[run.sh]
#!/bin/bash
# the make line also repeats each setting of config.mk as NAME=value (left out here)
make -C /OpenROAD-flow-scripts/flow DESIGN_CONFIG=/design/flow/config.mk WORK_HOME=/design/flow/orfs CLKGATE_MAP_FILE= finish
[config.mk]
export PLATFORM = sky130hd
export DESIGN_NAME = convolution_stage2
export DESIGN_NICKNAME = convolution_stage2
export VERILOG_FILES = /design/flow/design.v
export SDC_FILE = /design/flow/constraint.sdc
export NUM_CORES = 4
export LEC_CHECK = 0
export CAP_MARGIN = 20
export CORE_MARGIN = 2
export CORE_UTILIZATION = 40
export SLEW_MARGIN = 20
[constraint.sdc]
create_clock -name core_clock -period 18.9 [get_ports {clk}]
set_input_delay 3.7800 -clock core_clock [delete_from_list [all_inputs] [get_ports {clk}]]
set_output_delay 3.7800 -clock core_clock [all_outputs]
set_load 0.01 [all_outputs]
[design.v]
`timescale 1ns / 1ps
module convolution_stage2 (
          in1,
          in2,
          in3,
          in4,
          in5,
          in6,
          in7,
          in8,
          clk,
          rst,
          start,
          conv_out
  );
input [99:0] in1, in2, in3, in4, in5, in6, in7, in8;
input         clk, rst, start;
output reg [7:0] conv_out;
wire  [3:0]  in1_1, in1_2, in1_3, in1_4, in1_5, in1_6, in1_7, in1_8, in1_9, in1_10, in1_11, in1_12, in1_13;
wire [3:0]   in1_14, in1_15, in1_16, in1_17, in1_18, in1_19, in1_20, in1_21, in1_22, in1_23, in1_24, in1_25;
wire  [3:0]  in2_1, in2_2, in2_3, in2_4, in2_5, in2_6, in2_7, in2_8, in2_9, in2_10, in2_11, in2_12, in2_13;
wire [3:0]   in2_14, in2_15, in2_16, in2_17, in2_18, in2_19, in2_20, in2_21, in2_22, in2_23, in2_24, in2_25;
wire  [3:0]  in3_1, in3_2, in3_3, in3_4, in3_5, in3_6, in3_7, in3_8, in3_9, in3_10, in3_11, in3_12, in3_13;
wire [3:0]   in3_14, in3_15, in3_16, in3_17, in3_18, in3_19, in3_20, in3_21, in3_22, in3_23, in3_24, in3_25;
wire  [3:0]  in4_1, in4_2, in4_3, in4_4, in4_5, in4_6, in4_7, in4_8, in4_9, in4_10, in4_11, in4_12, in4_13;
wire [3:0]   in4_14, in4_15, in4_16, in4_17, in4_18, in4_19, in4_20, in4_21, in4_22, in4_23, in4_24, in4_25;
wire  [3:0]  in5_1, in5_2, in5_3, in5_4, in5_5, in5_6, in5_7, in5_8, in5_9, in5_10, in5_11, in5_12, in5_13;
wire [3:0]   in5_14, in5_15, in5_16, in5_17, in5_18, in5_19, in5_20, in5_21, in5_22, in5_23, in5_24, in5_25;
wire  [3:0]  in6_1, in6_2, in6_3, in6_4, in6_5, in6_6, in6_7, in6_8, in6_9, in6_10, in6_11, in6_12, in6_13;
wire [3:0]   in6_14, in6_15, in6_16, in6_17, in6_18, in6_19, in6_20, in6_21, in6_22, in6_23, in6_24, in6_25;
wire  [3:0]  in7_1, in7_2, in7_3, in7_4, in7_5, in7_6, in7_7, in7_8, in7_9, in7_10, in7_11, in7_12, in7_13;
wire [3:0]   in7_14, in7_15, in7_16, in7_17, in7_18, in7_19, in7_20, in7_21, in7_22, in7_23, in7_24, in7_25;
wire  [3:0]  in8_1, in8_2, in8_3, in8_4, in8_5, in8_6, in8_7, in8_8, in8_9, in8_10, in8_11, in8_12, in8_13;
wire [3:0]   in8_14, in8_15, in8_16, in8_17, in8_18, in8_19, in8_20, in8_21, in8_22, in8_23, in8_24, in8_25;
wire [8:0]   sum1, sum2, sum3, sum4;
wire  [7:0]  mul1_1, mul1_2, mul1_3, mul1_4, mul1_5, mul1_6, mul1_7, mul1_8, mul1_9, mul1_10, mul1_11, mul1_12, mul1_13;
wire [7:0]   mul1_14, mul1_15, mul1_16, mul1_17, mul1_18, mul1_19, mul1_20, mul1_21, mul1_22, mul1_23, mul1_24, mul1_25;
wire  [7:0]  mul2_1, mul2_2, mul2_3, mul2_4, mul2_5, mul2_6, mul2_7, mul2_8, mul2_9, mul2_10, mul2_11, mul2_12, mul2_13;
wire [7:0]   mul2_14, mul2_15, mul2_16, mul2_17, mul2_18, mul2_19, mul2_20, mul2_21, mul2_22, mul2_23, mul2_24, mul2_25;
wire  [7:0]  mul3_1, mul3_2, mul3_3, mul3_4, mul3_5, mul3_6, mul3_7, mul3_8, mul3_9, mul3_10, mul3_11, mul3_12, mul3_13;
wire [7:0]   mul3_14, mul3_15, mul3_16, mul3_17, mul3_18, mul3_19, mul3_20, mul3_21, mul3_22, mul3_23, mul3_24, mul3_25;
wire  [7:0]  mul4_1, mul4_2, mul4_3, mul4_4, mul4_5, mul4_6, mul4_7, mul4_8, mul4_9, mul4_10, mul4_11, mul4_12, mul4_13;
wire [7:0]   mul4_14, mul4_15, mul4_16, mul4_17, mul4_18, mul4_19, mul4_20, mul4_21, mul4_22, mul4_23, mul4_24, mul4_25;
wire [8:0]   temp_out;
always @ ( posedge clk ) begin
  if (rst) begin
  conv_out  <=  0;
  end
  else
    begin
      conv_out <= temp_out[7:0];
    end
end
assign in1_1 	= (start) ? in1[99:96]   	: 4'h0;
assign in1_2 	= (start) ? in1[95:92]   	: 4'h0;
assign in1_3 	= (start) ? in1[91:88]   	: 4'h0;
assign in1_4 	= (start) ? in1[87:84]   	: 4'h0;
assign in1_5 	= (start) ? in1[83:80]   	: 4'h0;
assign in1_6 	= (start) ? in1[79:76]   	: 4'h0;
assign in1_7 	= (start) ? in1[75:72]   	: 4'h0;
assign in1_8 	= (start) ? in1[71:68]   	: 4'h0;
assign in1_9 	= (start) ? in1[67:64]   	: 4'h0;
assign in1_10 	= (start) ? in1[63:60]  	: 4'h0;
assign in1_11 	= (start) ? in1[59:56]  	: 4'h0;
assign in1_12 	= (start) ? in1[55:52]  	: 4'h0;
assign in1_13 	= (start) ? in1[51:48]  	: 4'h0;
assign in1_14	= (start) ? in1[47:44]  	: 4'h0;
assign in1_15 	= (start) ? in1[43:40]  	: 4'h0;
assign in1_16 	= (start) ? in1[39:36]  	: 4'h0;
assign in1_17 	= (start) ? in1[35:32]  	: 4'h0;
assign in1_18 	= (start) ? in1[31:28]  	: 4'h0;
assign in1_19 	= (start) ? in1[27:24]  	: 4'h0;
assign in1_20 	= (start) ? in1[23:20]  	: 4'h0;
assign in1_21 	= (start) ? in1[19:16]  	: 4'h0;
assign in1_22 	= (start) ? in1[15:12]  	: 4'h0;
assign in1_23 	= (start) ? in1[11:8]   	: 4'h0;
assign in1_24 	= (start) ? in1[7:4]    	: 4'h0;
assign in1_25 	= (start) ? in1[3:0]   		: 4'h0;
assign in2_1 	= (start) ? in2[99:96]   	: 4'h0;
assign in2_2 	= (start) ? in2[95:92]   	: 4'h0;
assign in2_3 	= (start) ? in2[91:88]   	: 4'h0;
assign in2_4 	= (start) ? in2[87:84]   	: 4'h0;
assign in2_5 	= (start) ? in2[83:80]   	: 4'h0;
assign in2_6 	= (start) ? in2[79:76]   	: 4'h0;
assign in2_7 	= (start) ? in2[75:72]   	: 4'h0;
assign in2_8 	= (start) ? in2[71:68]   	: 4'h0;
assign in2_9 	= (start) ? in2[67:64]   	: 4'h0;
assign in2_10 	= (start) ? in2[63:60]  	: 4'h0;
assign in2_11 	= (start) ? in2[59:56]  	: 4'h0;
assign in2_12 	= (start) ? in2[55:52]  	: 4'h0;
assign in2_13 	= (start) ? in2[51:48]  	: 4'h0;
assign in2_14	= (start) ? in2[47:44]  	: 4'h0;
assign in2_15 	= (start) ? in2[43:40]  	: 4'h0;
assign in2_16 	= (start) ? in2[39:36]  	: 4'h0;
assign in2_17 	= (start) ? in2[35:32]  	: 4'h0;
assign in2_18 	= (start) ? in2[31:28]  	: 4'h0;
assign in2_19 	= (start) ? in2[27:24]  	: 4'h0;
assign in2_20 	= (start) ? in2[23:20]  	: 4'h0;
assign in2_21 	= (start) ? in2[19:16]  	: 4'h0;
assign in2_22 	= (start) ? in2[15:12]  	: 4'h0;
assign in2_23 	= (start) ? in2[11:8]   	: 4'h0;
assign in2_24 	= (start) ? in2[7:4]    	: 4'h0;
assign in2_25 	= (start) ? in2[3:0]   		: 4'h0;
assign in3_1 	= (start) ? in3[99:96]   	: 4'h0;
assign in3_2 	= (start) ? in3[95:92]   	: 4'h0;
assign in3_3 	= (start) ? in3[91:88]   	: 4'h0;
assign in3_4 	= (start) ? in3[87:84]   	: 4'h0;
assign in3_5 	= (start) ? in3[83:80]   	: 4'h0;
assign in3_6 	= (start) ? in3[79:76]   	: 4'h0;
assign in3_7 	= (start) ? in3[75:72]   	: 4'h0;
assign in3_8 	= (start) ? in3[71:68]   	: 4'h0;
assign in3_9 	= (start) ? in3[67:64]   	: 4'h0;
assign in3_10 	= (start) ? in3[63:60]  	: 4'h0;
assign in3_11 	= (start) ? in3[59:56]  	: 4'h0;
assign in3_12 	= (start) ? in3[55:52]  	: 4'h0;
assign in3_13 	= (start) ? in3[51:48]  	: 4'h0;
assign in3_14	= (start) ? in3[47:44]  	: 4'h0;
assign in3_15 	= (start) ? in3[43:40]  	: 4'h0;
assign in3_16 	= (start) ? in3[39:36]  	: 4'h0;
assign in3_17 	= (start) ? in3[35:32]  	: 4'h0;
assign in3_18 	= (start) ? in3[31:28]  	: 4'h0;
assign in3_19 	= (start) ? in3[27:24]  	: 4'h0;
assign in3_20 	= (start) ? in3[23:20]  	: 4'h0;
assign in3_21 	= (start) ? in3[19:16]  	: 4'h0;
assign in3_22 	= (start) ? in3[15:12]  	: 4'h0;
assign in3_23 	= (start) ? in3[11:8]   	: 4'h0;
assign in3_24 	= (start) ? in3[7:4]    	: 4'h0;
assign in3_25 	= (start) ? in3[3:0]   		: 4'h0;
assign in4_1 	= (start) ? in4[99:96]   	: 4'h0;
assign in4_2 	= (start) ? in4[95:92]   	: 4'h0;
assign in4_3 	= (start) ? in4[91:88]   	: 4'h0;
assign in4_4 	= (start) ? in4[87:84]   	: 4'h0;
assign in4_5 	= (start) ? in4[83:80]   	: 4'h0;
assign in4_6 	= (start) ? in4[79:76]   	: 4'h0;
assign in4_7 	= (start) ? in4[75:72]   	: 4'h0;
assign in4_8 	= (start) ? in4[71:68]   	: 4'h0;
assign in4_9 	= (start) ? in4[67:64]   	: 4'h0;
assign in4_10 	= (start) ? in4[63:60]  	: 4'h0;
assign in4_11 	= (start) ? in4[59:56]  	: 4'h0;
assign in4_12 	= (start) ? in4[55:52]  	: 4'h0;
assign in4_13 	= (start) ? in4[51:48]  	: 4'h0;
assign in4_14	= (start) ? in4[47:44]  	: 4'h0;
assign in4_15 	= (start) ? in4[43:40]  	: 4'h0;
assign in4_16 	= (start) ? in4[39:36]  	: 4'h0;
assign in4_17 	= (start) ? in4[35:32]  	: 4'h0;
assign in4_18 	= (start) ? in4[31:28]  	: 4'h0;
assign in4_19 	= (start) ? in4[27:24]  	: 4'h0;
assign in4_20 	= (start) ? in4[23:20]  	: 4'h0;
assign in4_21 	= (start) ? in4[19:16]  	: 4'h0;
assign in4_22 	= (start) ? in4[15:12]  	: 4'h0;
assign in4_23 	= (start) ? in4[11:8]   	: 4'h0;
assign in4_24 	= (start) ? in4[7:4]    	: 4'h0;
assign in4_25 	= (start) ? in4[3:0]   		: 4'h0;
assign in5_1 	= (start) ? in5[99:96]   	: 4'h0;
assign in5_2 	= (start) ? in5[95:92]   	: 4'h0;
assign in5_3 	= (start) ? in5[91:88]   	: 4'h0;
assign in5_4 	= (start) ? in5[87:84]   	: 4'h0;
assign in5_5 	= (start) ? in5[83:80]   	: 4'h0;
assign in5_6 	= (start) ? in5[79:76]   	: 4'h0;
assign in5_7 	= (start) ? in5[75:72]   	: 4'h0;
assign in5_8 	= (start) ? in5[71:68]   	: 4'h0;
assign in5_9 	= (start) ? in5[67:64]   	: 4'h0;
assign in5_10 	= (start) ? in5[63:60]  	: 4'h0;
assign in5_11 	= (start) ? in5[59:56]  	: 4'h0;
assign in5_12 	= (start) ? in5[55:52]  	: 4'h0;
assign in5_13 	= (start) ? in5[51:48]  	: 4'h0;
assign in5_14	= (start) ? in5[47:44]  	: 4'h0;
assign in5_15 	= (start) ? in5[43:40]  	: 4'h0;
assign in5_16 	= (start) ? in5[39:36]  	: 4'h0;
assign in5_17 	= (start) ? in5[35:32]  	: 4'h0;
assign in5_18 	= (start) ? in5[31:28]  	: 4'h0;
assign in5_19 	= (start) ? in5[27:24]  	: 4'h0;
assign in5_20 	= (start) ? in5[23:20]  	: 4'h0;
assign in5_21 	= (start) ? in5[19:16]  	: 4'h0;
assign in5_22 	= (start) ? in5[15:12]  	: 4'h0;
assign in5_23 	= (start) ? in5[11:8]   	: 4'h0;
assign in5_24 	= (start) ? in5[7:4]    	: 4'h0;
assign in5_25 	= (start) ? in5[3:0]   		: 4'h0;
assign in6_1 	= (start) ? in6[99:96]   	: 4'h0;
assign in6_2 	= (start) ? in6[95:92]   	: 4'h0;
assign in6_3 	= (start) ? in6[91:88]   	: 4'h0;
assign in6_4 	= (start) ? in6[87:84]   	: 4'h0;
assign in6_5 	= (start) ? in6[83:80]   	: 4'h0;
assign in6_6 	= (start) ? in6[79:76]   	: 4'h0;
assign in6_7 	= (start) ? in6[75:72]   	: 4'h0;
assign in6_8 	= (start) ? in6[71:68]   	: 4'h0;
assign in6_9 	= (start) ? in6[67:64]   	: 4'h0;
assign in6_10 	= (start) ? in6[63:60]  	: 4'h0;
assign in6_11 	= (start) ? in6[59:56]  	: 4'h0;
assign in6_12 	= (start) ? in6[55:52]  	: 4'h0;
assign in6_13 	= (start) ? in6[51:48]  	: 4'h0;
assign in6_14	= (start) ? in6[47:44]  	: 4'h0;
assign in6_15 	= (start) ? in6[43:40]  	: 4'h0;
assign in6_16 	= (start) ? in6[39:36]  	: 4'h0;
assign in6_17 	= (start) ? in6[35:32]  	: 4'h0;
assign in6_18 	= (start) ? in6[31:28]  	: 4'h0;
assign in6_19 	= (start) ? in6[27:24]  	: 4'h0;
assign in6_20 	= (start) ? in6[23:20]  	: 4'h0;
assign in6_21 	= (start) ? in6[19:16]  	: 4'h0;
assign in6_22 	= (start) ? in6[15:12]  	: 4'h0;
assign in6_23 	= (start) ? in6[11:8]   	: 4'h0;
assign in6_24 	= (start) ? in6[7:4]    	: 4'h0;
assign in6_25 	= (start) ? in6[3:0]   		: 4'h0;
assign in7_1 	= (start) ? in7[99:96]   	: 4'h0;
assign in7_2 	= (start) ? in7[95:92]   	: 4'h0;
assign in7_3 	= (start) ? in7[91:88]   	: 4'h0;
assign in7_4 	= (start) ? in7[87:84]   	: 4'h0;
assign in7_5 	= (start) ? in7[83:80]   	: 4'h0;
assign in7_6 	= (start) ? in7[79:76]   	: 4'h0;
assign in7_7 	= (start) ? in7[75:72]   	: 4'h0;
assign in7_8 	= (start) ? in7[71:68]   	: 4'h0;
assign in7_9 	= (start) ? in7[67:64]   	: 4'h0;
assign in7_10 	= (start) ? in7[63:60]  	: 4'h0;
assign in7_11 	= (start) ? in7[59:56]  	: 4'h0;
assign in7_12 	= (start) ? in7[55:52]  	: 4'h0;
assign in7_13 	= (start) ? in7[51:48]  	: 4'h0;
assign in7_14	= (start) ? in7[47:44]  	: 4'h0;
assign in7_15 	= (start) ? in7[43:40]  	: 4'h0;
assign in7_16 	= (start) ? in7[39:36]  	: 4'h0;
assign in7_17 	= (start) ? in7[35:32]  	: 4'h0;
assign in7_18 	= (start) ? in7[31:28]  	: 4'h0;
assign in7_19 	= (start) ? in7[27:24]  	: 4'h0;
assign in7_20 	= (start) ? in7[23:20]  	: 4'h0;
assign in7_21 	= (start) ? in7[19:16]  	: 4'h0;
assign in7_22 	= (start) ? in7[15:12]  	: 4'h0;
assign in7_23 	= (start) ? in7[11:8]   	: 4'h0;
assign in7_24 	= (start) ? in7[7:4]    	: 4'h0;
assign in7_25 	= (start) ? in7[3:0]   		: 4'h0;
assign in8_1 	= (start) ? in8[99:96]   	: 4'h0;
assign in8_2 	= (start) ? in8[95:92]   	: 4'h0;
assign in8_3 	= (start) ? in8[91:88]   	: 4'h0;
assign in8_4 	= (start) ? in8[87:84]   	: 4'h0;
assign in8_5 	= (start) ? in8[83:80]   	: 4'h0;
assign in8_6 	= (start) ? in8[79:76]   	: 4'h0;
assign in8_7 	= (start) ? in8[75:72]   	: 4'h0;
assign in8_8 	= (start) ? in8[71:68]   	: 4'h0;
assign in8_9 	= (start) ? in8[67:64]   	: 4'h0;
assign in8_10 	= (start) ? in8[63:60]  	: 4'h0;
assign in8_11 	= (start) ? in8[59:56]  	: 4'h0;
assign in8_12 	= (start) ? in8[55:52]  	: 4'h0;
assign in8_13 	= (start) ? in8[51:48]  	: 4'h0;
assign in8_14	= (start) ? in8[47:44]  	: 4'h0;
assign in8_15 	= (start) ? in8[43:40]  	: 4'h0;
assign in8_16 	= (start) ? in8[39:36]  	: 4'h0;
assign in8_17 	= (start) ? in8[35:32]  	: 4'h0;
assign in8_18 	= (start) ? in8[31:28]  	: 4'h0;
assign in8_19 	= (start) ? in8[27:24]  	: 4'h0;
assign in8_20 	= (start) ? in8[23:20]  	: 4'h0;
assign in8_21 	= (start) ? in8[19:16]  	: 4'h0;
assign in8_22 	= (start) ? in8[15:12]  	: 4'h0;
assign in8_23 	= (start) ? in8[11:8]   	: 4'h0;
assign in8_24 	= (start) ? in8[7:4]    	: 4'h0;
assign in8_25 	= (start) ? in8[3:0]   		: 4'h0;
assign mul1_1 = (start) ? (in1_1 * in5_1) : 8'h00;
assign mul1_2 = (start) ? (in1_2 * in5_2) : 8'h00;
assign mul1_3 = (start) ? (in1_3 * in5_3) : 8'h00;
assign mul1_4 = (start) ? (in1_4 * in5_4) : 8'h00;
assign mul1_5 = (start) ? (in1_5 * in5_5) : 8'h00;
assign mul1_6 = (start) ? (in1_6 * in5_6) : 8'h00;
assign mul1_7 = (start) ? (in1_7 * in5_7) : 8'h00;
assign mul1_8 = (start) ? (in1_8 * in5_8) : 8'h00;
assign mul1_9 = (start) ? (in1_9 * in5_9) : 8'h00;
assign mul1_10 = (start) ? (in1_10 * in5_10) : 8'h00;
assign mul1_11 = (start) ? (in1_11 * in5_11) : 8'h00;
assign mul1_12 = (start) ? (in1_12 * in5_12) : 8'h00;
assign mul1_13 = (start) ? (in1_13 * in5_13) : 8'h00;
assign mul1_14 = (start) ? (in1_14 * in5_14) : 8'h00;
assign mul1_15 = (start) ? (in1_15 * in5_15) : 8'h00;
assign mul1_16 = (start) ? (in1_16 * in5_16) : 8'h00;
assign mul1_17 = (start) ? (in1_17 * in5_17) : 8'h00;
assign mul1_18 = (start) ? (in1_18 * in5_18) : 8'h00;
assign mul1_19 = (start) ? (in1_19 * in5_19) : 8'h00;
assign mul1_20 = (start) ? (in1_20 * in5_20) : 8'h00;
assign mul1_21 = (start) ? (in1_21 * in5_21) : 8'h00;
assign mul1_22 = (start) ? (in1_22 * in5_22) : 8'h00;
assign mul1_23 = (start) ? (in1_23 * in5_23) : 8'h00;
assign mul1_24 = (start) ? (in1_24 * in5_24) : 8'h00;
assign mul1_25 = (start) ? (in1_25 * in5_25) : 8'h00;
assign mul2_1 = (start) ? (in2_1 * in6_1) : 8'h00;
assign mul2_2 = (start) ? (in2_2 * in6_2) : 8'h00;
assign mul2_3 = (start) ? (in2_3 * in6_3) : 8'h00;
assign mul2_4 = (start) ? (in2_4 * in6_4) : 8'h00;
assign mul2_5 = (start) ? (in2_5 * in6_5) : 8'h00;
assign mul2_6 = (start) ? (in2_6 * in6_6) : 8'h00;
assign mul2_7 = (start) ? (in2_7 * in6_7) : 8'h00;
assign mul2_8 = (start) ? (in2_8 * in6_8) : 8'h00;
assign mul2_9 = (start) ? (in2_9 * in6_9) : 8'h00;
assign mul2_10 = (start) ? (in2_10 * in6_10) : 8'h00;
assign mul2_11 = (start) ? (in2_11 * in6_11) : 8'h00;
assign mul2_12 = (start) ? (in2_12 * in6_12) : 8'h00;
assign mul2_13 = (start) ? (in2_13 * in6_13) : 8'h00;
assign mul2_14 = (start) ? (in2_14 * in6_14) : 8'h00;
assign mul2_15 = (start) ? (in2_15 * in6_15) : 8'h00;
assign mul2_16 = (start) ? (in2_16 * in6_16) : 8'h00;
assign mul2_17 = (start) ? (in2_17 * in6_17) : 8'h00;
assign mul2_18 = (start) ? (in2_18 * in6_18) : 8'h00;
assign mul2_19 = (start) ? (in2_19 * in6_19) : 8'h00;
assign mul2_20 = (start) ? (in2_20 * in6_20) : 8'h00;
assign mul2_21 = (start) ? (in2_21 * in6_21) : 8'h00;
assign mul2_22 = (start) ? (in2_22 * in6_22) : 8'h00;
assign mul2_23 = (start) ? (in2_23 * in6_23) : 8'h00;
assign mul2_24 = (start) ? (in2_24 * in6_24) : 8'h00;
assign mul2_25 = (start) ? (in2_25 * in6_25) : 8'h00;
assign mul3_1 = (start) ? (in3_1 * in7_1) : 8'h00;
assign mul3_2 = (start) ? (in3_2 * in7_2) : 8'h00;
assign mul3_3 = (start) ? (in3_3 * in7_3) : 8'h00;
assign mul3_4 = (start) ? (in3_4 * in7_4) : 8'h00;
assign mul3_5 = (start) ? (in3_5 * in7_5) : 8'h00;
assign mul3_6 = (start) ? (in3_6 * in7_6) : 8'h00;
assign mul3_7 = (start) ? (in3_7 * in7_7) : 8'h00;
assign mul3_8 = (start) ? (in3_8 * in7_8) : 8'h00;
assign mul3_9 = (start) ? (in3_9 * in7_9) : 8'h00;
assign mul3_10 = (start) ? (in3_10 * in7_10) : 8'h00;
assign mul3_11 = (start) ? (in3_11 * in7_11) : 8'h00;
assign mul3_12 = (start) ? (in3_12 * in7_12) : 8'h00;
assign mul3_13 = (start) ? (in3_13 * in7_13) : 8'h00;
assign mul3_14 = (start) ? (in3_14 * in7_14) : 8'h00;
assign mul3_15 = (start) ? (in3_15 * in7_15) : 8'h00;
assign mul3_16 = (start) ? (in3_16 * in7_16) : 8'h00;
assign mul3_17 = (start) ? (in3_17 * in7_17) : 8'h00;
assign mul3_18 = (start) ? (in3_18 * in7_18) : 8'h00;
assign mul3_19 = (start) ? (in3_19 * in7_19) : 8'h00;
assign mul3_20 = (start) ? (in3_20 * in7_20) : 8'h00;
assign mul3_21 = (start) ? (in3_21 * in7_21) : 8'h00;
assign mul3_22 = (start) ? (in3_22 * in7_22) : 8'h00;
assign mul3_23 = (start) ? (in3_23 * in7_23) : 8'h00;
assign mul3_24 = (start) ? (in3_24 * in7_24) : 8'h00;
assign mul3_25 = (start) ? (in3_25 * in7_25) : 8'h00;
assign mul4_1 = (start) ? (in4_1 * in8_1) : 8'h00;
assign mul4_2 = (start) ? (in4_2 * in8_2) : 8'h00;
assign mul4_3 = (start) ? (in4_3 * in8_3) : 8'h00;
assign mul4_4 = (start) ? (in4_4 * in8_4) : 8'h00;
assign mul4_5 = (start) ? (in4_5 * in8_5) : 8'h00;
assign mul4_6 = (start) ? (in4_6 * in8_6) : 8'h00;
assign mul4_7 = (start) ? (in4_7 * in8_7) : 8'h00;
assign mul4_8 = (start) ? (in4_8 * in8_8) : 8'h00;
assign mul4_9 = (start) ? (in4_9 * in8_9) : 8'h00;
assign mul4_10 = (start) ? (in4_10 * in8_10) : 8'h00;
assign mul4_11 = (start) ? (in4_11 * in8_11) : 8'h00;
assign mul4_12 = (start) ? (in4_12 * in8_12) : 8'h00;
assign mul4_13 = (start) ? (in4_13 * in8_13) : 8'h00;
assign mul4_14 = (start) ? (in4_14 * in8_14) : 8'h00;
assign mul4_15 = (start) ? (in4_15 * in8_15) : 8'h00;
assign mul4_16 = (start) ? (in4_16 * in8_16) : 8'h00;
assign mul4_17 = (start) ? (in4_17 * in8_17) : 8'h00;
assign mul4_18 = (start) ? (in4_18 * in8_18) : 8'h00;
assign mul4_19 = (start) ? (in4_19 * in8_19) : 8'h00;
assign mul4_20 = (start) ? (in4_20 * in8_20) : 8'h00;
assign mul4_21 = (start) ? (in4_21 * in8_21) : 8'h00;
assign mul4_22 = (start) ? (in4_22 * in8_22) : 8'h00;
assign mul4_23 = (start) ? (in4_23 * in8_23) : 8'h00;
assign mul4_24 = (start) ? (in4_24 * in8_24) : 8'h00;
assign mul4_25 = (start) ? (in4_25 * in8_25) : 8'h00;
assign sum1 = mul1_1 + mul1_2 + mul1_3 + mul1_4 + mul1_5 + mul1_6 + mul1_7 + mul1_8 + mul1_9 + mul1_10 + mul1_11 + mul1_12 + mul1_13 + mul1_14 +
              mul1_15 + mul1_16 + mul1_17 + mul1_18 + mul1_19 + mul1_20 + mul1_21 + mul1_22 + mul1_23 + mul1_24 + mul1_25;
assign sum2 = mul2_1 + mul2_2 + mul2_3 + mul2_4 + mul2_5 + mul2_6 + mul2_7 + mul2_8 + mul2_9 + mul2_10 + mul2_11 + mul2_12 + mul2_13 + mul2_14 +
              mul2_15 + mul2_16 + mul2_17 + mul2_18 + mul2_19 + mul2_20 + mul2_21 + mul2_22 + mul2_23 + mul2_24 + mul2_25;
assign sum3 = mul3_1 + mul3_2 + mul3_3 + mul3_4 + mul3_5 + mul3_6 + mul3_7 + mul3_8 + mul3_9 + mul3_10 + mul3_11 + mul3_12 + mul3_13 + mul3_14 +
              mul3_15 + mul3_16 + mul3_17 + mul3_18 + mul3_19 + mul3_20 + mul3_21 + mul3_22 + mul3_23 + mul3_24 + mul3_25;
assign sum4 = mul4_1 + mul4_2 + mul4_3 + mul4_4 + mul4_5 + mul4_6 + mul4_7 + mul4_8 + mul4_9 + mul4_10 + mul4_11 + mul4_12 + mul4_13 + mul4_14 +
              mul4_15 + mul4_16 + mul4_17 + mul4_18 + mul4_19 + mul4_20 + mul4_21 + mul4_22 + mul4_23 + mul4_24 + mul4_25;
assign temp_out = sum1  + sum2 + sum3  + sum4;
endmodule  
==> results of run 1 <==
per-layer routing:
| metal | vias up | track usage (%) | wire length (µm) | part of all wire [%] |
|---|---|---|---|---|
| met4 | 48 | 7.12 | 6040 | 2.8 |
| met2 | 1285 | 47.7 | 108000 | 50 |
| met3 | 198 | 3.06 | 11100 | 5.2 |
| met5 | - | 0 | 317 | 0.15 |
| met1 | 25267 | 33.9 | 89600 | 42 |
| li1 | 25100 | - | - | - |
layout make-up:
cell class | count | area (µm²) | area share [%]
sequential | 8 | 160 | 0.219
antenna | 35 | 87.6 | 0.120
timing repair buffer | 828 | 8340 | 11.4
clock buffer | 3 | 75.1 | 0.103
multi-input combinational | 5745 | 57100 | 78.2
tap | 2058 | 2570 | 3.53
inverter | 1246 | 4680 | 6.42
stage by stage:
| step | area, µm² | hold slack, ps | worst slack [ps] | util, % | cells |
|---|---|---|---|---|---|
| finish | 73000 | 4340 | 3530 | 46.8 | 9923 |
| global placement | 72800 | 4570 | 3520 | 46.7 | 9885 |
| floorplan | 62800 | 3850 | 4600 | - | 7243 |
| global route | 72900 | 4340 | 2990 | 46.8 | 9912 |
| CTS | 72900 | 4330 | 3560 | 46.7 | 9888 |
| detailed placement | 72800 | 4570 | 3370 | 46.7 | 9885 |
==> impl_metrics.ini, run 1 <==
; flow metrics
[outcome]
run_status = timing/DRC/antenna clean

[clock_network]
cts_made_buffers = 3
cts_resized = 0
cts-htree-levels = 1
clock_sink_count = 8
clock_tree.buffer_depth = 2
post-cts-setup-buffers = 0
cts.root.buffer_cell = sky130_fd_sc_hd__clkbuf_16
cts.hold.buffers_added = 0
cts_tree = done
clock_pin_slew_worst_setup_and_hold_paths_ps = 40

[floorplanning]
die.size.x_um = 400
pin_count = 811
placement_rows = 145
chip_area_um2 = 160000
core_um2 = 156000
floorplan.core_util_pct = 40.3
die_height_um = 400

[logic_synthesis]
largest_area_cell = sky130_fd_sc_hd__fa_1
synth_largest_type_area_fraction_pct = 31.6
yosys-top-cells-area = sky130_fd_sc_hd__fa_1 (32%), sky130_fd_sc_hd__ha_1 (25%), sky130_fd_sc_hd__and3_1 (11%)
synth.cells.most_frequent = sky130_fd_sc_hd__ha_1 (1266), sky130_fd_sc_hd__inv_1 (1245), sky130_fd_sc_hd__and3_1 (1092)
synth.comb.largest_family = adder cells
ys_chip_area_um2 = 62800
synthAdderAreaFrac_pct = 56.8
synth_compound_gate_area_share_pct = 6.29
synthMuxAreaShare_pct = 0
share_of_synthesized_area_occupied_by_flip_flops_and_latches_pct = 0.255
post_synth_arst_share_pct = 0
netlist_instances = 7243
netlist-cell-type-count = 32
edf_count = 0
leading_cell_type_by_number_of_instances_after_synthesis = sky130_fd_sc_hd__ha_1
ys_sh_simple_pct = 19.6
yosysCellCount = 7243
synth_nets = 10304
synth.cellmix.xorXnorShare_pct = 8.14
synthesis.yosys.warnings = 1
ys_dominant_reg_cell = sky130_fd_sc_hd__dfxtp_1
syn-cell-area_um2 = 62800
syn-mean-instance-area_um2 = 8.67
synth_flop_count = 8

[detailed_routing]
drt-initial-drc-count = 3173
avgViaCountPerCell = 5.23
wirelength_mm = 215
avgRoutedWirePerCell_um = 21.6
firstDrtPassIters = 5
antenna_left = 0
dr_total_vias = 51898
drc_errors = 0

[timing]
fin_crit_ps = 15370
maxSlewViolCount = 0
max_frequency_mhz = 65.0
report.final.hold_viol_count = 0
maxSlewHeadroom_pct = 23.6
rsz0062_at_grt = no
worst-slew-pin-transition_ps = 1130
layout_worst_path_cycle_share_pct = 81.3
setup_tns_ps = 0
setup_viol_count_final = 0

[global_routing]
wire_length_of_the_first_global_routing_pass_mm = 328
antenna_found_initial = 63
grt_start_max_net_pins = 282
first_global_vias = 54413
grt_usage_pct = 26.7
overflow = 0

[placement]
place.port_buffers = 810
detailed_place_hpwl_mm = 195
gp_congestion = 0.940

[setup_path]
timing.critical_path.slowest_stage_cell = sky130_fd_sc_hd__buf_4
end_point_of_the_critical_path = conv_out[7]
crit_path_frequent_cell = sky130_fd_sc_hd__fa_1
cp.buffers_inverters = 9
crit_path_end_kind = flip-flop
crit_path_max_incr_delay_ps = 770
crit_required_ps = 19050
crit_path_max_fanout = 147
crit_cells = 38
cpLargestDelayFamily = adder cells
critPathLaunch = start
startpoint_type = input pin
path_class = in -> reg
critical_path_arrival_ps = 15530

[run]
warnings = 62
max_cap_violations = 0

[min_path]
hold-path-endpoint = conv_out[6]
hold_path.startpoint = rst
hold_class = in -> reg
holdPathStages = 2

[final_layout]
num-fill-cells = 15265
fin_nets = 10893
flow.area_growth_from_synthesis_pct = 16.2
==> run 2, diff against run 1 <==
- CORE_ASPECT_RATIO: default -> 1.41
- CORE_UTILIZATION: 40 -> 68
- CTS_CLUSTER_DIAMETER: default -> 223
- CTS_CLUSTER_SIZE: default -> 10
- SETUP_SLACK_MARGIN: default -> 1.96
- TNS_END_PERCENT: default -> 5
- clock period: 18.9 -> 8.15 ns (I/O delays scaled with it)
==> run 2 against run 1 <==
Net effect:
- now fails the layout checks on negative setup slack
- via count is 25% higher
- synthesized area stayed put
- non-clock buffer count grew 1268
- utilization increased by 43 points
- worst hold slack got worse by 2200 ps
- worst setup slack lost 7700 ps
- global-route usage rose by 25 points
- cell count increased by 4.3%
- clock-buffer cell count did not move
==> impl_metrics.ini, run 2 <==
; flow metrics
[run]
warnings = 32
max_cap_violations = 0

[final_layout]
stdcell_area_um2 = 82400
fin_util_pct = 89.9
fin_nets = 12161
flow.area_growth_from_synthesis_pct = 31.1

[global_routing]
overflow = 0
wire_length_of_the_first_global_routing_pass_mm = 372
grt_usage_pct = 52.0
antenna_found_initial = 59
first_global_vias = 69382
grt_start_max_net_pins = 61

[logic_synthesis]
yosysCellCount = 7243
ys_sh_simple_pct = 19.6
synth.cells.most_frequent = sky130_fd_sc_hd__ha_1 (1266), sky130_fd_sc_hd__inv_1 (1245), sky130_fd_sc_hd__and3_1 (1092)
netlist-cell-type-count = 32
netlist_instances = 7243
edf_count = 0
synth_flop_count = 8
synth.comb.largest_family = adder cells
syn-mean-instance-area_um2 = 8.67
yosys-top-cells-area = sky130_fd_sc_hd__fa_1 (32%), sky130_fd_sc_hd__ha_1 (25%), sky130_fd_sc_hd__and3_1 (11%)
post_synth_arst_share_pct = 0
share_of_synthesized_area_occupied_by_flip_flops_and_latches_pct = 0.255
synthAdderAreaFrac_pct = 56.8
synth_largest_type_area_fraction_pct = 31.6
largest_area_cell = sky130_fd_sc_hd__fa_1
synthMuxAreaShare_pct = 0
synth.cellmix.xorXnorShare_pct = 8.14
synth_compound_gate_area_share_pct = 6.29
leading_cell_type_by_number_of_instances_after_synthesis = sky130_fd_sc_hd__ha_1
ys_dominant_reg_cell = sky130_fd_sc_hd__dfxtp_1
ys_chip_area_um2 = 62800
syn-cell-area_um2 = 62800
synth_nets = 10304
synthesis.yosys.warnings = 1

[min_path]
hold_path.startpoint = rst
hold_class = in -> reg
hold-path-endpoint = conv_out[1]
holdPathStages = 2

[floorplanning]
pin_count = 811
chip_area_um2 = 94900
die_height_um = 365
die.size.x_um = 260
floorplan.core_util_pct = 68.5
placement_rows = 132
core_um2 = 91700

[detailed_routing]
antenna_left = 0
firstDrtPassIters = 10
uppermost_metal_layer_occupied_by_signal_nets = met5
dr_total_vias = 64655
wirelength_met1_mm = 74.8
wirelength_mm = 252
avgRoutedWirePerCell_um = 24.4
avgViaCountPerCell = 6.25
drc_errors = 0
drt-initial-drc-count = 6705
met3_length_mm = 30.4
route.met2.wl_mm = 112

[setup_path]
crit_required_ps = 8320
crit_path_max_incr_delay_ps = 790
critPathLaunch = in6[18]
path_class = in -> reg
timing.critical_path.slowest_stage_cell = sky130_fd_sc_hd__clkdlybuf4s50_1
cpLargestDelayFamily = adder cells
cp.buffers_inverters = 7
crit_path_max_fanout = 2
crit_path_frequent_cell = sky130_fd_sc_hd__fa_1
crit_path_end_kind = flip-flop
startpoint_type = input pin
end_point_of_the_critical_path = conv_out[7]
critical_path_arrival_ps = 12510
crit_cells = 36

[timing]
report.final.hold_viol_count = 0
hold_slack_ps = 2150
setup_viol_count_final = 6
maxSlewViolCount = 0
fin_crit_ps = 12350
worst-slew-pin-transition_ps = 1090
maxSlewHeadroom_pct = 27.1
max_frequency_mhz = 81.0
finalWorstSetupSlack_ps = -4200
layout_worst_path_cycle_share_pct = 151
rsz0062_at_grt = yes

[placement]
detailed_place_hpwl_mm = 209
gp_congestion = 1.07
place_ws_ps = -4110
place.port_buffers = 810
dpl-instance-area_um2 = 81600

[clock_network]
clock_pin_slew_worst_setup_and_hold_paths_ps = 40
cts-htree-levels = 1
cts_made_buffers = 3
clock_tree.buffer_depth = 2
cts.hold.buffers_added = 0
clock_sink_count = 8
cts_tree = done
cts.root.buffer_cell = sky130_fd_sc_hd__clkbuf_16

[outcome]
so.violations = negative setup slack
run_status = failed layout checks
-- run 2: routing by layer --
metal / global-route usage, % / vias to the layer above
li1: - / 27704
met1: 50.3 / 30481
met2: 82.1 / 4412
met3: 19.2 / 2022
met4: 55.9 / 36
met5: 0.772 / -
-- run 2: cell type report --
cell class	count	area (µm²)
multi-input cells	5745	57500
repair buffers	2096	18300
fillers	4348	9280
inverters	1246	4680
well taps	1206	1510
flip-flops and latches	8	160
diodes	46	115
clock buffers	3	75.1
-- run 2: timing repair --
action / 4_1_cts / 5_1_grt
cloned: 1 / 5
gates resized: 41 / 55
endpoints found under the setup margin: 8 / 7
buffers inserted: 0 / 6
pin swaps: 21 / 23
-- run 2: through the flow --
stage	instances	TNS, ps
detailed placement	10287	-18620
global route	10320	-18970
finish	10350	-18050
floorplan	7243	-12780
global placement	10287	-17450
CTS	10291	-15960
==> run 3, diff against run 2 <==
- CORE_ASPECT_RATIO: 1.41 -> default
- CORE_UTILIZATION: 68 -> 65
- CTS_CLUSTER_DIAMETER: 223 -> 200
- CTS_CLUSTER_SIZE: 10 -> default
- SETUP_SLACK_MARGIN: 1.96 -> -0.98
- TNS_END_PERCENT: 5 -> default
- clock period: 8.15 -> 10.2 ns (I/O delays scaled with it)
==> run 3 against run 2 <==
Net effect:
- still fails the layout checks on negative setup slack
- worst setup slack better by 2100 ps
- synthesized cell count did not move
- synthesized area unchanged
==> impl_metrics.ini, run 3 <==
; flow metrics
[outcome]
run_status = failed layout checks
so.violations = negative setup slack

[logic_synthesis]
share_of_synthesized_area_occupied_by_flip_flops_and_latches_pct = 0.255
synthAdderAreaFrac_pct = 56.8
post_synth_arst_share_pct = 0
yosysCellCount = 7243
netlist_instances = 7243
syn-cell-area_um2 = 62800
largest_area_cell = sky130_fd_sc_hd__fa_1
leading_cell_type_by_number_of_instances_after_synthesis = sky130_fd_sc_hd__ha_1
synth_largest_type_area_fraction_pct = 31.6
synth.cellmix.xorXnorShare_pct = 8.14
ys_sh_simple_pct = 19.6
yosys-top-cells-area = sky130_fd_sc_hd__fa_1 (32%), sky130_fd_sc_hd__ha_1 (25%), sky130_fd_sc_hd__and3_1 (11%)
synthesis.yosys.warnings = 1
syn-mean-instance-area_um2 = 8.67
netlist-cell-type-count = 32
ys_dominant_reg_cell = sky130_fd_sc_hd__dfxtp_1
edf_count = 0
synth_compound_gate_area_share_pct = 6.29
synth.cells.most_frequent = sky130_fd_sc_hd__ha_1 (1266), sky130_fd_sc_hd__inv_1 (1245), sky130_fd_sc_hd__and3_1 (1092)
synth.comb.largest_family = adder cells
synth_flop_count = 8
synthMuxAreaShare_pct = 0
ys_chip_area_um2 = 62800
synth_nets = 10304

[min_path]
hold-path-endpoint = conv_out[7]
hold_path.startpoint = rst
hold_class = in -> reg
holdPathStages = 2

[floorplanning]
placement_rows = 114
pin_count = 811
core_um2 = 96300
die.size.x_um = 315
chip_area_um2 = 99200
floorplan.core_util_pct = 65.2
die_height_um = 315

[final_layout]
finalNonFillerCells = 10366
fin_nets = 12106
flow.area_growth_from_synthesis_pct = 30.7

[global_routing]
overflow = 0
grt.busiest_layer = met2
grt_usage_pct = 45.3
grt_use_met3_pct = 9.79
antenna_found_initial = 51
first_global_vias = 66003
grt_start_max_net_pins = 52
wire_length_of_the_first_global_routing_pass_mm = 347
grtUsageMet1_pct = 48.2
grtUsageMet2_pct = 75.6

[timing]
finalWorstSetupSlack_ps = -2110
rsz0062_at_grt = yes
fin_crit_ps = 12310
setup_viol_count_final = 6
maxSlewViolCount = 0
maxSlewHeadroom_pct = 14.4
setup_tns_ps = -6270
layout_worst_path_cycle_share_pct = 121
worst-slew-pin-transition_ps = 1270
max_frequency_mhz = 81.2
report.final.hold_viol_count = 0

[run]
warnings = 31
max_cap_violations = 0

[detailed_routing]
drc_errors = 0
firstDrtPassIters = 6
dr_total_vias = 61632
avgRoutedWirePerCell_um = 22.0
avgViaCountPerCell = 5.95
drt-initial-drc-count = 4801
wirelength_mm = 228
antenna_left = 0

[clock_network]
cts.root.buffer_cell = sky130_fd_sc_hd__clkbuf_16
cts_tree = done
clock_sink_count = 8
clock_pin_slew_worst_setup_and_hold_paths_ps = 40
clock_tree.buffer_depth = 2
cts_made_buffers = 3
cts.hold.buffers_added = 0
cts-htree-levels = 1

[setup_path]
critical_path_arrival_ps = 12480
cp.buffers_inverters = 7
timing.critical_path.slowest_stage_cell = sky130_fd_sc_hd__fa_1
crit_path_max_incr_delay_ps = 570
startpoint_type = input pin
path_class = in -> reg
end_point_of_the_critical_path = conv_out[7]
cpLargestDelayFamily = adder cells
crit_path_end_kind = flip-flop
crit_required_ps = 10360
crit_path_max_fanout = 2
critPathLaunch = in7[27]
crit_cells = 36
crit_path_frequent_cell = sky130_fd_sc_hd__fa_1

[placement]
detailed_place_hpwl_mm = 199
dp_cells = 10298
place.port_buffers = 810
gp_congestion = 1.06
==> run 3: stage by stage <==
stage | cell area (µm²) | setup WS, ps | util, % | hold slack (ps)
2_1_floorplan | 63600 | -1440 | - | 2110
6_report | 82100 | -2110 | 85.2 | 2570
5_1_grt | 82000 | -2350 | 85.2 | 2590
3_5_place_dp | 81200 | -2470 | 84.4 | 2770
4_1_cts | 81800 | -1960 | 85.0 | 2560
3_3_place_gp | 81200 | -2250 | 84.4 | 2740
==> run 3: what timing repair did <==
| action | in CTS | in global routing |
|---|---|---|
| setup endpoints to repair | 4 | 4 |
| setup buffers | 6 | 2 |
| resized | 72 | 26 |
| cloned | 8 | 2 |
| hold endpoints to repair | 0 | 0 |
| pin swaps | 50 | 18 |
==> run 3: final cells by class <==
| type | instances | area, µm² |
|---|---|---|
| multi-input combinational | 5745 | 57500 |
| timing repair buffer | 2041 | 17900 |
| fill | 5651 | 14200 |
| inverter | 1246 | 4680 |
| tap | 1276 | 1600 |
| sequential | 8 | 160 |
| antenna | 47 | 118 |
| clock buffer | 3 | 75.1 |
==> run 3: routing by layer <==
metal	routed length (µm)	vias to the layer above
met4	26100	22
li1	-	27585
met3	20400	1270
met1	76200	29567
met2	105000	3188
met5	138	-
==> run 4, diff against run 3 <==
- CORE_UTILIZATION: 65 -> 68
- CTS_CLUSTER_DIAMETER: 200 -> default
- SETUP_SLACK_MARGIN: -0.98 -> default
- clock period: 10.2 -> 12.1 ns (I/O delays scaled with it)
==> run 4 against run 3 <==
Net effect:
- fails the layout checks on antenna violations, negative setup slack
- utilization up 3.8 points
- cell count down 1.2%
- sequential cell count unchanged
- clock-buffer cell count unchanged
- critical path type unchanged
- critical endpoint unchanged
==> impl_metrics.ini, run 4 <==
; flow metrics
[final_layout]
fin_util_pct = 89.0
flow.area_growth_from_synthesis_pct = 29.9
fin_nets = 12069
finalNonFillerCells = 10241
num-fill-cells = 4512

[logic_synthesis]
synth_nets = 10304
post_synth_arst_share_pct = 0
syn-mean-instance-area_um2 = 8.67
synthesis.yosys.warnings = 1
synth.cells.most_frequent = sky130_fd_sc_hd__ha_1 (1266), sky130_fd_sc_hd__inv_1 (1245), sky130_fd_sc_hd__and3_1 (1092)
synthMuxAreaShare_pct = 0
netlist_instances = 7243
leading_cell_type_by_number_of_instances_after_synthesis = sky130_fd_sc_hd__ha_1
ys_chip_area_um2 = 62800
synth_flop_count = 8
synth_compound_gate_area_share_pct = 6.29
syn-cell-area_um2 = 62800
synth_largest_type_area_fraction_pct = 31.6
ys_dominant_reg_cell = sky130_fd_sc_hd__dfxtp_1
largest_area_cell = sky130_fd_sc_hd__fa_1
yosys-top-cells-area = sky130_fd_sc_hd__fa_1 (32%), sky130_fd_sc_hd__ha_1 (25%), sky130_fd_sc_hd__and3_1 (11%)
share_of_synthesized_area_occupied_by_flip_flops_and_latches_pct = 0.255
synthAdderAreaFrac_pct = 56.8
ys_sh_simple_pct = 19.6
netlist-cell-type-count = 32
synth.comb.largest_family = adder cells
edf_count = 0
synth.cellmix.xorXnorShare_pct = 8.14
yosysCellCount = 7243

[min_path]
holdPathStages = 2
hold_path.startpoint = rst
hold-path-endpoint = conv_out[4]
hold_class = in -> reg

[clock_network]
cts.root.buffer_cell = sky130_fd_sc_hd__clkbuf_16
cts_made_buffers = 3
clock_sink_count = 8
cts-htree-levels = 1
cts_tree = done
clock_tree.buffer_depth = 2
clock_pin_slew_worst_setup_and_hold_paths_ps = 40

[detailed_routing]
dr_total_vias = 62501
met3_length_mm = 23.5
uppermost_metal_layer_occupied_by_signal_nets = met5
drc_errors = 0
wirelength_met1_mm = 76.3
antenna_left = 1
avgRoutedWirePerCell_um = 22.7
firstDrtPassIters = 8
avgViaCountPerCell = 6.10
drt-initial-drc-count = 6111
wirelength_mm = 233
route.met2.wl_mm = 107

[placement]
place.port_buffers = 810
detailed_place_hpwl_mm = 199
dp_cells = 10172
gp_congestion = 1.06
place_ws_ps = -1130

[setup_path]
crit_path_max_incr_delay_ps = 560
critical_path_arrival_ps = 13040
startpoint_type = input pin
path_class = in -> reg
crit_cells = 36
end_point_of_the_critical_path = conv_out[7]
timing.critical_path.slowest_stage_cell = sky130_fd_sc_hd__fa_1
crit_required_ps = 12270
cpLargestDelayFamily = adder cells
critPathLaunch = in7[13]
crit_path_end_kind = flip-flop
cp.buffers_inverters = 10
crit_path_max_fanout = 2
crit_path_frequent_cell = sky130_fd_sc_hd__fa_1

[global_routing]
antenna_found_initial = 47
wire_length_of_the_first_global_routing_pass_mm = 349
grt_start_max_net_pins = 67
grt_usage_pct = 47.6
overflow = 0
first_global_vias = 66289

[timing]
worst-slew-pin-transition_ps = 1270
report.final.hold_viol_count = 0
layout_worst_path_cycle_share_pct = 106
finalWorstSetupSlack_ps = -766
maxSlewHeadroom_pct = 14.8
setup_tns_ps = -870
max_frequency_mhz = 77.7
maxSlewViolCount = 0
rsz0062_at_grt = yes
setup_viol_count_final = 2
fin_crit_ps = 12870

[outcome]
so.violations = antenna violations, negative setup slack
run_status = failed layout checks

[floorplanning]
core_um2 = 91700
floorplan.core_util_pct = 68.5
die_height_um = 308
pin_count = 811
die.size.x_um = 308
chip_area_um2 = 94800
placement_rows = 111

[run]
max_cap_violations = 0
warnings = 31
-- run 4: per-stage QoR --
step           area (µm²)  hold slack, ps
2_1_floorplan       63200            2490
3_3_place_gp        80700            3150
3_5_place_dp        80700            3160
4_1_cts             81000            2920
5_1_grt             81500            2980
6_report            81600            2970
-- run 4: layer usage --
layer | global-route usage (%) | vias to the layer above
met5 | 0 | -
met4 | 43.0 | 14
met3 | 10.6 | 1386
met2 | 77.8 | 3725
met1 | 51.9 | 29874
li1 | - | 27502
-- run 4: layout make-up --
type                            instances  area [µm²]  share of cell area (%)
Inverter                             1246        4680                    5.74
Clock buffer                            3        75.1                  0.0920
Multi-Input combinational cell       5745       57400                    70.4
Sequential cell                         8         160                   0.196
Timing Repair Buffer                 2004       17700                    21.6
Antenna cell                           49         123                   0.150
Tap cell                             1186        1480                    1.82
-- run 4: what timing repair did --
action                     in CTS  in global routing
hold buffers                    0                  0
setup endpoints to repair       2                  3
setup buffers                   0                  9
gates cloned                    4                  4
resized                        15                 87
pin swaps                      12                 65
==> run 5, diff against run 4 <==
- CTS_CLUSTER_SIZE: default -> 41
- MAX_ROUTING_LAYER: default -> met4
- SETUP_SLACK_MARGIN: default -> 2.45
- clock period: 12.1 -> 8.31 ns (I/O delays scaled with it)
==> run 5 against run 4 <==
Net effect:
- the run now fails in 5_1_grt
- synthesized cell count is the same
- die area unchanged
- synthesized area is the same
==> impl_metrics.ini, run 5 <==
; yosys + openroad results
[logic_synthesis]
share_of_synthesized_area_occupied_by_flip_flops_and_latches_pct = 0.255
synth_flop_count = 8
largest_area_cell = sky130_fd_sc_hd__fa_1
netlist_instances = 7243
ys_dominant_reg_cell = sky130_fd_sc_hd__dfxtp_1
synthAdderAreaFrac_pct = 56.8
synth.cells.most_frequent = sky130_fd_sc_hd__ha_1 (1266), sky130_fd_sc_hd__inv_1 (1245), sky130_fd_sc_hd__and3_1 (1092)
edf_count = 0
synth_largest_type_area_fraction_pct = 31.6
netlist-cell-type-count = 32
syn-cell-area_um2 = 62800
yosys-top-cells-area = sky130_fd_sc_hd__fa_1 (32%), sky130_fd_sc_hd__ha_1 (25%), sky130_fd_sc_hd__and3_1 (11%)
synth.comb.largest_family = adder cells
synthMuxAreaShare_pct = 0
leading_cell_type_by_number_of_instances_after_synthesis = sky130_fd_sc_hd__ha_1
ys_sh_simple_pct = 19.6
synth.cellmix.xorXnorShare_pct = 8.14
synthesis.yosys.warnings = 1
yosysCellCount = 7243
post_synth_arst_share_pct = 0
synth_nets = 10304
ys_chip_area_um2 = 62800
synth_compound_gate_area_share_pct = 6.29
syn-mean-instance-area_um2 = 8.67

[floorplanning]
floorplan.core_util_pct = 68.5
pin_count = 811
chip_area_um2 = 94800
die.size.x_um = 308
core_um2 = 91700
placement_rows = 111
die_height_um = 308

[clock_network]
cts.root.buffer_cell = sky130_fd_sc_hd__clkbuf_16
clock_tree.buffer_depth = 2
clock_sink_count = 8
cts_made_buffers = 3
cts-htree-levels = 1

[global_routing]
overflow = 18
grt_usage_pct = 61.7

[outcome]
error_that_halted_the_flow = [ERROR GRT-0232] Routing congestion too high. Check the congestion heatmap in the GUI.
flow.stopped_at = 5_1_grt
run_status = aborted with a tool error

[placement]
gp_congestion = 1.08
detailed_place_hpwl_mm = 200
place_ws_ps = -3970
place.port_buffers = 810
[run 5: layer usage]
layer	GRT usage (%)	overflow
met1	59.8	0
met4	62.4	8
met5	-	-
met3	34.5	0
met2	84.2	10
[run 5: what timing repair did]
item                                    in CTS
pin swaps                                   77
gates cloned                                14
gates resized                              145
hold endpoints to repair                     0
hold buffers                                 0
setup buffers                               27
endpoints found under the setup margin       8
[run 5: through the flow]
step                cells  hold slack [ps]  cell area, µm²
global placement    10205             2400           81100
CTS                 10249             2220           82200
floorplan            7243             1730           63700
detailed placement  10205             2420           81100
==> run 6, diff against run 5 <==
- ABC_AREA: default -> 1
- CORE_UTILIZATION: 68 -> 72
- CTS_CLUSTER_DIAMETER: default -> 126
- CTS_CLUSTER_SIZE: 41 -> 91
- MAX_ROUTING_LAYER: met4 -> default
- PLACE_DENSITY_LB_ADDON: default -> 0.02
- SETUP_SLACK_MARGIN: 2.45 -> 2.77
- clock period: 8.31 -> 9.75 ns (I/O delays scaled with it)
==> run 6 against run 5 <==
Net effect:
- the flow again stops in 5_1_grt
- synthesized area up 5.9%
- die area about the same
- synthesized cell count up 31%
==> impl_metrics.ini, run 6 <==
; yosys + openroad results
[clock_network]
clock_sink_count = 8
cts-htree-levels = 1
cts_made_buffers = 3
clock_tree.buffer_depth = 2
cts.root.buffer_cell = sky130_fd_sc_hd__clkbuf_16

[floorplanning]
floorplan.core_util_pct = 72.6
die.size.x_um = 308
placement_rows = 111
pin_count = 811
chip_area_um2 = 94900
core_um2 = 91700
die_height_um = 308

[logic_synthesis]
synth_compound_gate_area_share_pct = 6.18
synth.comb.largest_family = adder cells
yosys-top-cells-area = sky130_fd_sc_hd__fa_1 (30%), sky130_fd_sc_hd__ha_1 (24%), sky130_fd_sc_hd__inv_1 (13%)
synth_nets = 12585
syn-mean-instance-area_um2 = 6.99
leading_cell_type_by_number_of_instances_after_synthesis = sky130_fd_sc_hd__inv_1
ys_sh_simple_pct = 24.1
synth.cells.most_frequent = sky130_fd_sc_hd__inv_1 (2264), sky130_fd_sc_hd__nand2_1 (1830), sky130_fd_sc_hd__nor2_1 (1275)
netlist-cell-type-count = 39
edf_count = 0
synth_flop_count = 8
synth.cellmix.xorXnorShare_pct = 2.21
synthMuxAreaShare_pct = 0
synthAdderAreaFrac_pct = 53.6
largest_area_cell = sky130_fd_sc_hd__fa_1
share_of_synthesized_area_occupied_by_flip_flops_and_latches_pct = 0.241
synthesis.yosys.warnings = 1
post_synth_arst_share_pct = 0
syn-cell-area_um2 = 66600
ys_chip_area_um2 = 66600
yosysCellCount = 9524
netlist_instances = 9524
ys_dominant_reg_cell = sky130_fd_sc_hd__dfxtp_1
synth_largest_type_area_fraction_pct = 29.8

[placement]
dp_cells = 12918
place_ws_ps = -3520
dpl-instance-area_um2 = 87900
detailed_place_hpwl_mm = 255
place.port_buffers = 810
gp_congestion = 1.12

[global_routing]
overflow = 5948
grt_usage_pct = 99.0

[outcome]
flow.stopped_at = 5_1_grt
run_status = aborted with a tool error
error_that_halted_the_flow = [ERROR GRT-0116] Global routing finished with congestion. Check the congestion regions in the DRC Viewer.
==> run 6: layer usage <==
metal	GRT usage, %	GRT overflow
met1	87.7	108
met2	122	4268
met3	82.0	103
met4	113	1456
met5	67.0	13
==> run 6: through the flow <==
stage	hold slack, ps	TNS, ps
global placement	2670	-9630
floorplan	2230	-5750
detailed placement	2710	-12280
CTS	2480	-9050
==> run 6: timing repair <==
item                                    CTS
resized                                 234
hold buffers                              0
cloned                                   13
pin swaps                               116
endpoints found under the setup margin    7
buffers inserted                         31
==> run 7, diff against run 6 <==
- CTS_CLUSTER_DIAMETER: 126 -> 379
- CTS_CLUSTER_SIZE: 91 -> 10
- PLACE_DENSITY_LB_ADDON: 0.02 -> default
- SETUP_SLACK_MARGIN: 2.77 -> 1.14
- clock period: 9.75 -> 6.47 ns (I/O delays scaled with it)
==> run 7 against run 6 <==
Net effect:
- synthesized cell count did not move
- the flow again stops in 5_1_grt
- die area stayed put
- synthesized area stayed put
==> impl_metrics.ini, run 7 <==
; yosys + openroad results
[placement]
place_ws_ps = -5950
detailed_place_hpwl_mm = 249
gp_congestion = 1.07
place.port_buffers = 810

[logic_synthesis]
ys_chip_area_um2 = 66600
edf_count = 0
netlist-cell-type-count = 39
yosysCellCount = 9524
share_of_synthesized_area_occupied_by_flip_flops_and_latches_pct = 0.241
syn-mean-instance-area_um2 = 6.99
ys_sh_simple_pct = 24.1
synth_compound_gate_area_share_pct = 6.18
ys_dominant_reg_cell = sky130_fd_sc_hd__dfxtp_1
synthMuxAreaShare_pct = 0
netlist_instances = 9524
synth_flop_count = 8
synthAdderAreaFrac_pct = 53.6
synth.cells.most_frequent = sky130_fd_sc_hd__inv_1 (2264), sky130_fd_sc_hd__nand2_1 (1830), sky130_fd_sc_hd__nor2_1 (1275)
synth_nets = 12585
largest_area_cell = sky130_fd_sc_hd__fa_1
synth.comb.largest_family = adder cells
syn-cell-area_um2 = 66600
leading_cell_type_by_number_of_instances_after_synthesis = sky130_fd_sc_hd__inv_1
yosys-top-cells-area = sky130_fd_sc_hd__fa_1 (30%), sky130_fd_sc_hd__ha_1 (24%), sky130_fd_sc_hd__inv_1 (13%)
post_synth_arst_share_pct = 0
synthesis.yosys.warnings = 1
synth.cellmix.xorXnorShare_pct = 2.21
synth_largest_type_area_fraction_pct = 29.8

[clock_network]
cts-htree-levels = 1
cts.hold.buffers_added = 0
clock_tree.buffer_depth = 2
cts_made_buffers = 3
cts.root.buffer_cell = sky130_fd_sc_hd__clkbuf_16
clock_sink_count = 8

[outcome]
flow.stopped_at = 5_1_grt
run_status = aborted with a tool error
error_that_halted_the_flow = [ERROR GRT-0116] Global routing finished with congestion. Check the congestion regions in the DRC Viewer.

[global_routing]
overflow = 7101
grt_usage_pct = 99.7

[floorplanning]
pin_count = 811
core_um2 = 91700
floorplan.core_util_pct = 72.6
die.size.x_um = 308
die_height_um = 308
placement_rows = 111
chip_area_um2 = 94900
run 7: routing by layer:
metal,GRT overflow,GRT usage [%]
met5,14,58.4
met4,1604,115
met3,67,79.9
met2,5317,127
met1,99,86.4
run 7: through the flow:
step                      area, µm²  std cells  util, %  setup TNS (ps)
after floorplan               67600       9524        -          -21860
after global placement        87700      12908     95.7          -26070
after detailed placement      87700      12908     95.7          -29070
after CTS                     89300      12951     97.4          -26640
run 7: repair_timing:
item,4_1_cts
buffers inserted,23
gates cloned,17
resized,207
pin swaps,109
endpoints found under the setup margin,8
==> run 8, diff against run 7 <==
- ABC_AREA: 1 -> 0
- CORE_ASPECT_RATIO: default -> 0.94
- CORE_UTILIZATION: 72 -> 58
- CTS_CLUSTER_DIAMETER: 379 -> default
- CTS_CLUSTER_SIZE: 10 -> 99
- GPL_ROUTABILITY_DRIVEN: default -> 1
- GPL_TIMING_DRIVEN: default -> 1
- MAX_ROUTING_LAYER: default -> met5
- PLACE_DENSITY: default -> 0.49
- SETUP_SLACK_MARGIN: 1.14 -> 2.15
- SLEW_MARGIN: 20 -> 25
- TNS_END_PERCENT: default -> 95
- clock period: 6.47 -> 7.48 ns (I/O delays scaled with it)
==> run 8 against run 7 <==
Net effect:
- now fails the layout checks on negative setup slack
- synthesized cell count fell by 24%
- synthesized area shrank 5.6%
- die area up 17%
==> impl_metrics.ini, run 8 <==
; flow metrics
[logic_synthesis]
synth_compound_gate_area_share_pct = 6.29
synth.comb.largest_family = adder cells
ys_sh_simple_pct = 19.6
syn-cell-area_um2 = 62800
syn-mean-instance-area_um2 = 8.67
yosys-top-cells-area = sky130_fd_sc_hd__fa_1 (32%), sky130_fd_sc_hd__ha_1 (25%), sky130_fd_sc_hd__and3_1 (11%)
edf_count = 0
synth.cells.most_frequent = sky130_fd_sc_hd__ha_1 (1266), sky130_fd_sc_hd__inv_1 (1245), sky130_fd_sc_hd__and3_1 (1092)
netlist_instances = 7243
ys_dominant_reg_cell = sky130_fd_sc_hd__dfxtp_1
synth_nets = 10304
synth.cellmix.xorXnorShare_pct = 8.14
share_of_synthesized_area_occupied_by_flip_flops_and_latches_pct = 0.255
ys_chip_area_um2 = 62800
synthesis.yosys.warnings = 1
yosysCellCount = 7243
netlist-cell-type-count = 32
synth_largest_type_area_fraction_pct = 31.6
largest_area_cell = sky130_fd_sc_hd__fa_1
synthMuxAreaShare_pct = 0
synth_flop_count = 8
synthAdderAreaFrac_pct = 56.8
leading_cell_type_by_number_of_instances_after_synthesis = sky130_fd_sc_hd__ha_1
post_synth_arst_share_pct = 0

[clock_network]
clock_pin_slew_worst_setup_and_hold_paths_ps = 40
cts.hold.buffers_added = 0
cts.root.buffer_cell = sky130_fd_sc_hd__clkbuf_16
clock_sink_count = 8
cts-htree-levels = 1
cts_made_buffers = 3
cts_tree = done
clock_tree.buffer_depth = 2

[timing]
fin_crit_ps = 11530
layout_worst_path_cycle_share_pct = 154
max_frequency_mhz = 86.7
worst-slew-pin-transition_ps = 958
setup_viol_count_final = 7
maxSlewViolCount = 0
hold_slack_ps = 2050
report.final.hold_viol_count = 0
maxSlewHeadroom_pct = 35.5
rsz0062_at_grt = yes
finalWorstSetupSlack_ps = -4050

[min_path]
hold_path.startpoint = rst
hold_class = in -> reg
holdPathStages = 2
hold-path-endpoint = conv_out[6]

[floorplanning]
chip_area_um2 = 111000
placement_rows = 117
die_height_um = 323
core_um2 = 108000
pin_count = 811
floorplan.core_util_pct = 58.2
die.size.x_um = 343

[placement]
place.port_buffers = 810
dp_cells = 10548
detailed_place_hpwl_mm = 194
place_ws_ps = -4520
gp_congestion = 1.04

[global_routing]
grt_usage_pct = 38.9
overflow = 0
first_global_vias = 63135
antenna_found_initial = 32
wire_length_of_the_first_global_routing_pass_mm = 335
grt_start_max_net_pins = 46

[setup_path]
cp.buffers_inverters = 12
path_class = in -> reg
crit_path_max_fanout = 11
startpoint_type = input pin
crit_cells = 41
crit_required_ps = 7640
crit_path_end_kind = flip-flop
crit_path_max_incr_delay_ps = 620
timing.critical_path.slowest_stage_cell = sky130_fd_sc_hd__fa_1
critPathLaunch = start
end_point_of_the_critical_path = conv_out[7]
critical_path_arrival_ps = 11690
crit_path_frequent_cell = sky130_fd_sc_hd__fa_1
cpLargestDelayFamily = adder cells

[detailed_routing]
antenna_left = 0
firstDrtPassIters = 6
wirelength_mm = 218
drt-initial-drc-count = 3826
avgRoutedWirePerCell_um = 20.4
avgViaCountPerCell = 5.60
drc_errors = 0
dr_total_vias = 59551

[final_layout]
finalNonFillerCells = 10636
layout.area.seq_um2 = 160
multi_input_comb_area_um2 = 58000
fin_nets = 12235
num-fill-cells = 7803
flow.area_growth_from_synthesis_pct = 33.6

[outcome]
run_status = failed layout checks
so.violations = negative setup slack

[run]
warnings = 31
max_cap_violations = 0
==> run 8: cell type report <==
type	instances	share of cell area, %
well taps	1428	2.13
multi-input cells	5745	69.0
repair buffers	2170	22.9
diodes	36	0.107
flip-flops and latches	8	0.191
inverters	1246	5.58
clock buffers	3	0.0894
==> run 8: repair_timing <==
item                                    in CTS  in global routing
endpoints found under the setup margin       8                  8
cloned                                      16                  0
pin swaps                                  135                 59
setup buffers                               32                  1
resized                                    220                110
==> run 8: stage by stage <==
| step | area (µm²) | setup TNS [ps] | utilization (%) |
|---|---|---|---|
| final | 83900 | -18700 | 77.8 |
| after global routing | 83900 | -20100 | 77.8 |
| after detailed placement | 82200 | -22420 | 76.2 |
| after CTS | 83500 | -18570 | 77.4 |
| after floorplan | 63700 | -15880 | - |
| after global placement | 82200 | -21800 | 76.2 |
==> run 8: layer usage <==
metal  wire, µm  vias up  GRT usage [%]  part of all wire, %
li1           -    27842              -                    -
met1      81300    28831           45.5                   37
met2     104000     2230           67.0                   48
met3      14700      638           5.18                  6.8
met4      17600       10           25.9                  8.1
met5         74        -              0                0.034
